==> inputs of umber <==
## fp_multiplier
module fp_multiplier(input [31:0] a,input [31:0] b,output [31:0]out,input clk,
	input rst,input in_valid,output out_valid);
clock: 3.53 ns
lec_check: 0
cap_margin: 20
core_margin: 2
core_utilization: 37
slew_margin: 20
run.sh (not shown) runs the stock make flow with config.mk's settings and CLKGATE_MAP_FILE=.
==> nickel: changes against umber <==
--- a/flow/config.mk
+++ b/flow/config.mk
@@ -7,5 +7,13 @@
 export LEC_CHECK = 0
-export CAP_MARGIN = 20
+export ABC_AREA = 0
+export CAP_MARGIN = 10
+export CELL_PAD_IN_SITES_DETAIL_PLACEMENT = 0
 export CORE_MARGIN = 2
-export CORE_UTILIZATION = 37
-export SLEW_MARGIN = 20
+export CORE_UTILIZATION = 72
+export CTS_CLUSTER_DIAMETER = 49
+export CTS_CLUSTER_SIZE = 32
+export GPL_ROUTABILITY_DRIVEN = 1
+export MIN_ROUTING_LAYER = met1
+export PLACE_DENSITY = 0.42
+export SETUP_SLACK_MARGIN = 0.58
+export SLEW_MARGIN = 15
==> flow/constraint.sdc (replaced) <==
create_clock -name core_clock -period 2.02 [get_ports {clk}]
set_input_delay 0.4040 -clock core_clock [delete_from_list [all_inputs] [get_ports {clk}]]
set_output_delay 0.4040 -clock core_clock [all_outputs]
set_load 0.01 [all_outputs]
==> raven: changes against umber <==
--- a/flow/config.mk
+++ b/flow/config.mk
@@ -7,5 +7,12 @@
 export LEC_CHECK = 0
-export CAP_MARGIN = 20
+export ABC_AREA = 1
+export CAP_MARGIN = 10
+export CELL_PAD_IN_SITES_DETAIL_PLACEMENT = 0
 export CORE_MARGIN = 2
-export CORE_UTILIZATION = 37
-export SLEW_MARGIN = 20
+export CORE_UTILIZATION = 72
+export CTS_CLUSTER_DIAMETER = 330
+export GPL_ROUTABILITY_DRIVEN = 1
+export MIN_ROUTING_LAYER = met1
+export PLACE_DENSITY_LB_ADDON = 0.0
+export SETUP_SLACK_MARGIN = 0.41
+export SLEW_MARGIN = 15
==> flow/constraint.sdc (replaced) <==
create_clock -name core_clock -period 1.35 [get_ports {clk}]
set_input_delay 0.2700 -clock core_clock [delete_from_list [all_inputs] [get_ports {clk}]]
set_output_delay 0.2700 -clock core_clock [all_outputs]
set_load 0.01 [all_outputs]
==> results.json <==
{
  "outcome": "complete, but fails checks",
  "failed_checks": "negative setup slack",
  "path_depth": 13,
  "seq_share_pct": 57.4,
  "pre_cts_slack_ps": -479,
  "r2r_end": "DFF3[29].Q$_DFF_P_",
  "n_tap_cell": 1380,
  "aoi_share_pct": 1.82,
  "worst_slack_ps": -1020,
  "power-per-cell-area_nw_per_um2": 2240,
  "met2_usage_pct": 48.4,
  "period_used_pct": 175,
  "worstPathRequired_ps": 2040,
  "grt_use_met3_pct": 5.13,
  "comb_share_pct": 23.8,
  "setup_viol": 131,
  "max_freq_ghz": 0.422
}
Source of the figures above: raven

==> results.json <==
{
  "outcome": "complete, no violations",
  "met2_usage_pct": 18.3,
  "power-per-cell-area_nw_per_um2": 867,
  "worst_slack_ps": 945,
  "path_depth": 9,
  "r2r_end": "DFF3[30].Q$_DFF_P_",
  "pre_cts_slack_ps": 753,
  "max_freq_ghz": 0.387,
  "period_used_pct": 73.2,
  "grt_use_met3_pct": 2.66
}
Source of the figures above: umber

==> results.json <==
{
  "grt_use_met3_pct": 3.81,
  "comb_share_pct": 26.1,
  "path_depth": 9,
  "failed_checks": "negative setup slack",
  "setup_viol": 6,
  "outcome": "complete, but fails checks",
  "worst_slack_ps": -361,
  "max_freq_ghz": 0.420,
  "pre_cts_slack_ps": -230
}
Source of the figures above: nickel



==> inputs of v8 <==
Starting RTL as in the previous note.
make LEC_CHECK=0 ABC_AREA=0 CAP_MARGIN=10 CELL_PAD_IN_SITES_DETAIL_PLACEMENT=0 CORE_MARGIN=4 CORE_UTILIZATION=72 CTS_CLUSTER_DIAMETER=199 CTS_CLUSTER_SIZE=32 GPL_ROUTABILITY_DRIVEN=1 MIN_ROUTING_LAYER=met1 PLACE_DENSITY_LB_ADDON=0.0 SETUP_SLACK_MARGIN=0.58 SLEW_MARGIN=15 finish   # period 2.02 ns
==> v37: changes against v8 <==
ABC_AREA = 1   (was 0)
CAP_MARGIN = 20   (was 10)
CELL_PAD_IN_SITES_DETAIL_PLACEMENT = default   (was 0)
CORE_ASPECT_RATIO = 1.81   (was default)
CORE_MARGIN = 2   (was 4)
CTS_CLUSTER_DIAMETER = default   (was 199)
CTS_CLUSTER_SIZE = 53   (was 32)
GPL_ROUTABILITY_DRIVEN = default   (was 1)
MIN_ROUTING_LAYER = default   (was met1)
PLACE_DENSITY = 0.36   (was default)
PLACE_DENSITY_LB_ADDON = default   (was 0.0)
SETUP_SLACK_MARGIN = default   (was 0.58)
SLEW_MARGIN = 20   (was 15)
==> flow/constraint.sdc (replaced) <==
create_clock -name core_clock -period 1.35 [get_ports {clk}]
set_input_delay 0.2700 -clock core_clock [delete_from_list [all_inputs] [get_ports {clk}]]
set_output_delay 0.2700 -clock core_clock [all_outputs]
set_load 0.01 [all_outputs]
==> v13: changes against v8 <==
CAP_MARGIN = 5   (was 10)
CORE_MARGIN = 2   (was 4)
CORE_UTILIZATION = 71   (was 72)
CTS_CLUSTER_SIZE = default   (was 32)
PLACE_DENSITY_LB_ADDON = default   (was 0.0)
SETUP_SLACK_MARGIN = -0.23   (was 0.58)
==> flow/constraint.sdc (replaced) <==
create_clock -name core_clock -period 3.07 [get_ports {clk}]
set_input_delay 0.6140 -clock core_clock [delete_from_list [all_inputs] [get_ports {clk}]]
set_output_delay 0.6140 -clock core_clock [all_outputs]
set_load 0.01 [all_outputs]
==> results <==
Maximum frequency, lowest first: v13, v8, v37. Final area: v13 is smaller than v37 (about 2.7%). Cell count: v37 > v13 > v8. Against v13, the clock power of v37 is larger by 110%. Against v13, the synthesized cell count of v37 is higher by 25%. Total power, lowest first: v13, v8, v37. Between v8 and v13, the lower worst hold slack is in v8 (gap 120 ps). First-iteration DRC count, lowest first: v13, v8, v37. In sequential cell count, v8 and v37 do not differ. v8 finished but fails on negative setup slack. v37 completed, yet does not pass: negative setup slack. v13 produced a clean layout. In v13 the non-clock buffer count is lower than in v37, by 81.
==> figures <==
quantity	v13	v37	v8
Outcome	complete, no violations	complete, but fails checks	complete, but fails checks
Layout check failures	-	negative setup slack	negative setup slack
Total Routed Length	114,000 um	130,000 um	108,000 um
Seq area share	0.617	0.601	0.646
Area of the placeable core	102,000 um2	103,000 um2	100,000 um2
Power drawn by the sequential cells	0.0468 W	0.106 W	0.0710 W
Post-layout power	0.0823 W	0.185 W	0.106 W
Antenna cell count	3	2	2
Number of unique standard cell types used by synthesis	41	32	41
Shortest clock period the worst path allows after layout	2650 ps	1780 ps	2190 ps
Power density over the cells	991 nW/um2	2170 nW/um2	1330 nW/um2
Clock latency of the later-clocked register in the worst-skew pair	790 ps	820 ps	700 ps
Chip height	325 um	437 um	327 um
Ys cells	4,627	5,772	4,627
Clock slew seen by the registers of the worst setup and hold paths	70 ps	70 ps	110 ps
Global routing usage on met1	0.302	0.251	0.288
Combinational gate area	20,900 um2	19,800 um2	21,500 um2
Area share of the largest cell type after synthesis	0.700	0.688	0.700
Combinational cell power	0.00829 W	0.0205 W	0.0131 W
Die x size	325 um	243 um	327 um
Max VDD drop	0.000642 V	0.00180 V	0.000927 V
Unrepaired setup endpoints after global routing	no	yes	yes
No activity file was given, so power comes from the tool's default toggle rates.
